## ember
## breakout
module breakout(
    input logic clk,
    input logic right,
    input logic left,
    input logic reset,
    output logic [2:0] red,
    output logic [2:0] green,
    output logic [2:0] blue,
    output logic hsync,
    output logic vsync
    );
Size: ~11000 um2 of cells after synthesis.
clock: 8.29 ns
lec_check: 0
abc_area: 1
cap_margin: 20
core_margin: 7
core_utilization: 47
cts_cluster_diameter: 252
cts_cluster_size: 99
min_routing_layer: met1
place_density: 0.38
slew_margin: 20
tns_end_percent: 5
run.sh (not shown) runs the stock make flow with config.mk's settings and CLKGATE_MAP_FILE=.
ember: full flow OK, the timing, DRC and antenna checks passed
The following lists how quartz was set up differently from ember:
- clearing TNS_END_PERCENT, which used to be 5
- clearing ABC_AREA, which used to be 1
- clearing CTS_CLUSTER_SIZE, which used to be 99
- swapping 7 for 2 in CORE_MARGIN
- clearing CTS_CLUSTER_DIAMETER, which used to be 252
- clearing PLACE_DENSITY, which used to be 0.38
- clearing MIN_ROUTING_LAYER, which used to be met1
- swapping 8.29 for 6.49 in the clock period (ns, I/O delays scaled along)
### Flow results
- quartz has completed all stages; timing, DRC and antenna checks passed.
- Diff ember -> quartz | area added between synthesis and finish | decrease of 0.15 points
- quartz vs ember: portion of the clock cycle consumed by the worst path in the final layout up
- Taking ember as the reference, in quartz peak per-stage delay on the critical path went up, design area went down, portion of total power attributed to sequential cells went up, multi-input gate area in the final layout went down, combinational group power went up.
- Slowest stage cell on the critical path: a2111oi_0 -> quartz, clkdlybuf4s50_1 -> ember
- Relative to ember, the synthesized cell count measured on quartz has decreased by more than a quarter.
- On via count, the higher figure sits with ember, not quartz.
What onyx does differently from quartz at the input level:
- a change of CORE_UTILIZATION from 47 to 40
- a change of the clock period (ns, I/O delays scaled along) from 6.49 to 8.0
Results
- The run showing the greater area inside the core boundary is onyx.
- Relative to quartz, final core area utilization decreased by 7.6 points in onyx.
- The run showing the smaller total met3 wirelength after detailed routing is onyx.
- NOTE placed cell count quartz->onyx increased by a few percent
- Number of buffers outside the clock class in the layout: onyx vs quartz up 2
- Summary of onyx over quartz: global-route wire length before repair picked up an extra about 2.2%; synthesis-to-layout area growth picked up an extra 1.2 points.

* * *

breakout again, from the RTL that the note above started with.
// breakout
module breakout(
    input logic clk,
    input logic right,
    input logic left,
    input logic reset,
    output logic [2:0] red,
    output logic [2:0] green,
    output logic [2:0] blue,
    output logic hsync,
    output logic vsync
    );
export LEC_CHECK = 0
export ABC_AREA = 1
export CAP_MARGIN = 0
export CELL_PAD_IN_SITES_DETAIL_PLACEMENT = 0
export CORE_ASPECT_RATIO = 0.89
export CORE_MARGIN = 2
export CORE_UTILIZATION = 46
export CTS_CLUSTER_DIAMETER = 52
export GPL_ROUTABILITY_DRIVEN = 0
export HOLD_SLACK_MARGIN = 0.11
export MIN_ROUTING_LAYER = met1
export PLACE_DENSITY_LB_ADDON = 0.07
export SETUP_SLACK_MARGIN = 1.56
export SLEW_MARGIN = 5
export TNS_END_PERCENT = 35
create_clock -name core_clock -period 6.77 [get_ports {clk}]
The first run completed with no timing, DRC or antenna violations.
Edit:
Settings changed: CELL_PAD_IN_SITES_GLOBAL_PLACEMENT set to 2, CORE_MARGIN 2 to 10.
Clock period 6.77 ns to 9.0 ns, I/O delays scaled along.
Outcome: The new run finished with timing, DRC and antenna clean; critical path depth is higher by 6; worst setup slack gains 1200 ps; die size increases by 21%; clock skew barely changes; non-clock buffer count decreases by 2; sequential share of layout area grows by 0.17 points; register-to-register slack improved by 1700 ps; sequential power shrinks by 25%; hold slack stays flat; cell area fell by 0.86%.
Edit:
Settings changed: CAP_MARGIN 0 to 20, CELL_PAD_IN_SITES_DETAIL_PLACEMENT 0 to unset, CELL_PAD_IN_SITES_GLOBAL_PLACEMENT 2 to unset, CORE_ASPECT_RATIO 0.89 to unset, CORE_MARGIN 10 to 2, CORE_UTILIZATION 46 to 71, CTS_CLUSTER_DIAMETER 52 to 344, HOLD_SLACK_MARGIN 0.11 to unset, SETUP_SLACK_MARGIN 1.56 to unset, SLEW_MARGIN 5 to 20, TNS_END_PERCENT 35 to 90.
Clock period 9.0 ns to 3.63 ns, I/O delays scaled along.
After rerunning:
- The new run reached the layout checks and failed them: setup timing
- wire length goes up by 7.0%
- setup slack gets worse by 3200 ps
- die size fell by 46%
- synthesized area is unchanged
- total power climbs to 2.6 times its value
Edit:
Settings changed: CORE_UTILIZATION 71 to 72, SETUP_SLACK_MARGIN set to -0.23, SLEW_MARGIN 20 to 40.
The changed run finished but failed the layout checks on setup timing.
Hold slack gets worse by 4.8 ps.
Clock-buffer cell count does not change.
Sequential share of layout area is about the same.

* * *

breakout again, from the RTL that the note above started with.
==> flow/config.mk <==
export PLATFORM = sky130hd
export DESIGN_NAME = breakout
export DESIGN_NICKNAME = breakout
export VERILOG_FILES = /design/flow/design.v
export SDC_FILE = /design/flow/constraint.sdc
export NUM_CORES = 4
export LEC_CHECK = 0
export ABC_AREA = 1
export CAP_MARGIN = 20
export CORE_ASPECT_RATIO = 1.9
export CORE_MARGIN = 7
export CORE_UTILIZATION = 70
export CTS_CLUSTER_DIAMETER = 362
export CTS_CLUSTER_SIZE = 99
export MIN_ROUTING_LAYER = met1
export PLACE_DENSITY_LB_ADDON = 0.3
export SLEW_MARGIN = 20
export TNS_END_PERCENT = 5
==> flow/constraint.sdc <==
create_clock -name core_clock -period 8.29 [get_ports {clk}]
set_input_delay 1.6580 -clock core_clock [delete_from_list [all_inputs] [get_ports {clk}]]
set_output_delay 1.6580 -clock core_clock [all_outputs]
set_load 0.01 [all_outputs]
The starting point finished clean.
Next try:
==> flow/config.mk (replaced) <==
export PLATFORM = sky130hd
export DESIGN_NAME = breakout
export DESIGN_NICKNAME = breakout
export VERILOG_FILES = /design/flow/design.v
export SDC_FILE = /design/flow/constraint.sdc
export NUM_CORES = 4
export LEC_CHECK = 0
export ABC_AREA = 1
export CAP_MARGIN = 20
export CORE_MARGIN = 2
export CORE_UTILIZATION = 65
export SLEW_MARGIN = 20
==> flow/constraint.sdc (replaced) <==
create_clock -name core_clock -period 4.7 [get_ports {clk}]
set_input_delay 0.9400 -clock core_clock [delete_from_list [all_inputs] [get_ports {clk}]]
set_output_delay 0.9400 -clock core_clock [all_outputs]
set_load 0.01 [all_outputs]
Effect: Total power increases by 65%. Count of clock-buffer cells in the layout decreases by 3. Flip-flop count does not change. Combinational power increases by 74%.
Next try:
--- a/flow/config.mk
+++ b/flow/config.mk
@@ -11 +11 @@
-export CORE_UTILIZATION = 65
+export CORE_UTILIZATION = 69
==> flow/constraint.sdc (replaced) <==
create_clock -name core_clock -period 3.79 [get_ports {clk}]
set_input_delay 0.7580 -clock core_clock [delete_from_list [all_inputs] [get_ports {clk}]]
set_output_delay 0.7580 -clock core_clock [all_outputs]
set_load 0.01 [all_outputs]
With this change the flow finished but failed the layout checks on negative setup slack.
Area after synthesis stays the same.
Utilization climbs by 9.7 points.
Non-clock buffer count rose by 81.
First-iteration DRC count went up by 25%.
Combinational power rises by about 50%.
Design area increases by 5.9%.
Final cell count came out higher by about 3.8%.
Hold slack stays flat.
Clock skew stays flat.
Routed wire length came out higher by about 8%.
Register-to-register slack gets worse by 790 ps.
Next try:
--- a/flow/config.mk
+++ b/flow/config.mk
@@ -8 +7,0 @@
-export ABC_AREA = 1
@@ -11 +10 @@
-export CORE_UTILIZATION = 69
+export CORE_UTILIZATION = 40
==> flow/constraint.sdc (replaced) <==
create_clock -name core_clock -period 6.49 [get_ports {clk}]
set_input_delay 1.2980 -clock core_clock [delete_from_list [all_inputs] [get_ports {clk}]]
set_output_delay 1.2980 -clock core_clock [all_outputs]
set_load 0.01 [all_outputs]
The new run went through all stages and came out clean.
Total power drops by well over a third.
Final area went down by about a fifth.
Global-route usage falls by 19 points.
First-iteration DRC count drops by well over a third.
Combinational power went down by well over a third.
Synthesized cell count decreases by a quarter to a third.
Routed wire length decreases by a quarter to a third.
Worst hold slack gains 11 ps.
Synthesized area is lower by roughly a tenth.
Register-to-register slack improved by 2400 ps.

* * *

JK:
breakout again, from the RTL that the note above started with.
make LEC_CHECK=0 ABC_AREA=1 CAP_MARGIN=20 CORE_MARGIN=2 CORE_UTILIZATION=72 CTS_CLUSTER_DIAMETER=397 CTS_CLUSTER_SIZE=97 PLACE_DENSITY=0.37 SETUP_SLACK_MARGIN=0.91 SLEW_MARGIN=20 TNS_END_PERCENT=10 finish   # period 3.79 ns
In JK the implementation ran to completion but is not tape-out ready, as the final checks report negative setup slack.
diff inputs: JK => MS
- SETUP_SLACK_MARGIN removed (was 0.91)
- PLACE_DENSITY removed (was 0.37)
- CTS_CLUSTER_DIAMETER removed (was 397)
- CTS_CLUSTER_SIZE removed (was 97)
- TNS_END_PERCENT removed (was 10)
- CORE_UTILIZATION changed from 72 to 67
- the clock period (ns, I/O delays scaled along) changed from 3.79 to 5.17
## What came out
MS completed end to end with timing, DRC and antenna clean. | detailed-routing iteration count for the pre-antenna-repair pass | MS vs JK | 3 lower |. MS vs JK — power consumed by the clock network dropped by more than a quarter. MS ends up with a critical path depth that is 1 higher than in JK. Power is lower on MS. In terms of worst hold slack, JK and MS differ only marginally. The post-detailed-route DRC marker count of JK and that of MS are within noise of each other. MS has first-pass GRT wire length below what JK had. From JK to MS, area share of and/or/nand/nor cells after synthesis did not move at all. Compared with JK, MS shows met2 wire length lower by 3300 microns.
Input-level comparison between AL and MS:
- a change of CORE_UTILIZATION from 67 to 71
- a change of the clock period (ns, I/O delays scaled along) from 5.17 to 6.5
Notes after the runs:
Min portion of total power attributed to sequential cells across MS and AL: AL
AL gives more number of clock buffer instances in the layout than MS did.
Worst hold margin delta (AL -> MS): insignificant
When AL is set beside MS, its final cell count turns out to be 23 smaller.
Changes observed in AL relative to MS: average wire length per cell after detail routing saw an increase; number of cells on the critical path decreased by 4.8% relative to the old numbers.
[inputs] TR vs AL
- TNS_END_PERCENT newly set to 15
- PLACE_DENSITY newly set to 0.39
- the clock period (ns, I/O delays scaled along) changed from 6.5 to 3.76
[summary]
STATUS run=TR STAGES=ALL_DONE FINAL_CHECKS=FAILED CAUSE=negative setup slack. AL finished every step from synthesis to the final layout, and the layout passed the timing, DRC and antenna checks. In the tables for TR and AL, combinational share of cell area reads higher with AL. Share of the cycle needed by the critical path after routing | TR above AL. Compared TR vs AL, and combinational cell fraction of total power is up in TR. AL vs TR, slowest cell on the critical path: clkdlybuf4s50_1 vs fa_2.
Power and IR drop assume default switching activity.
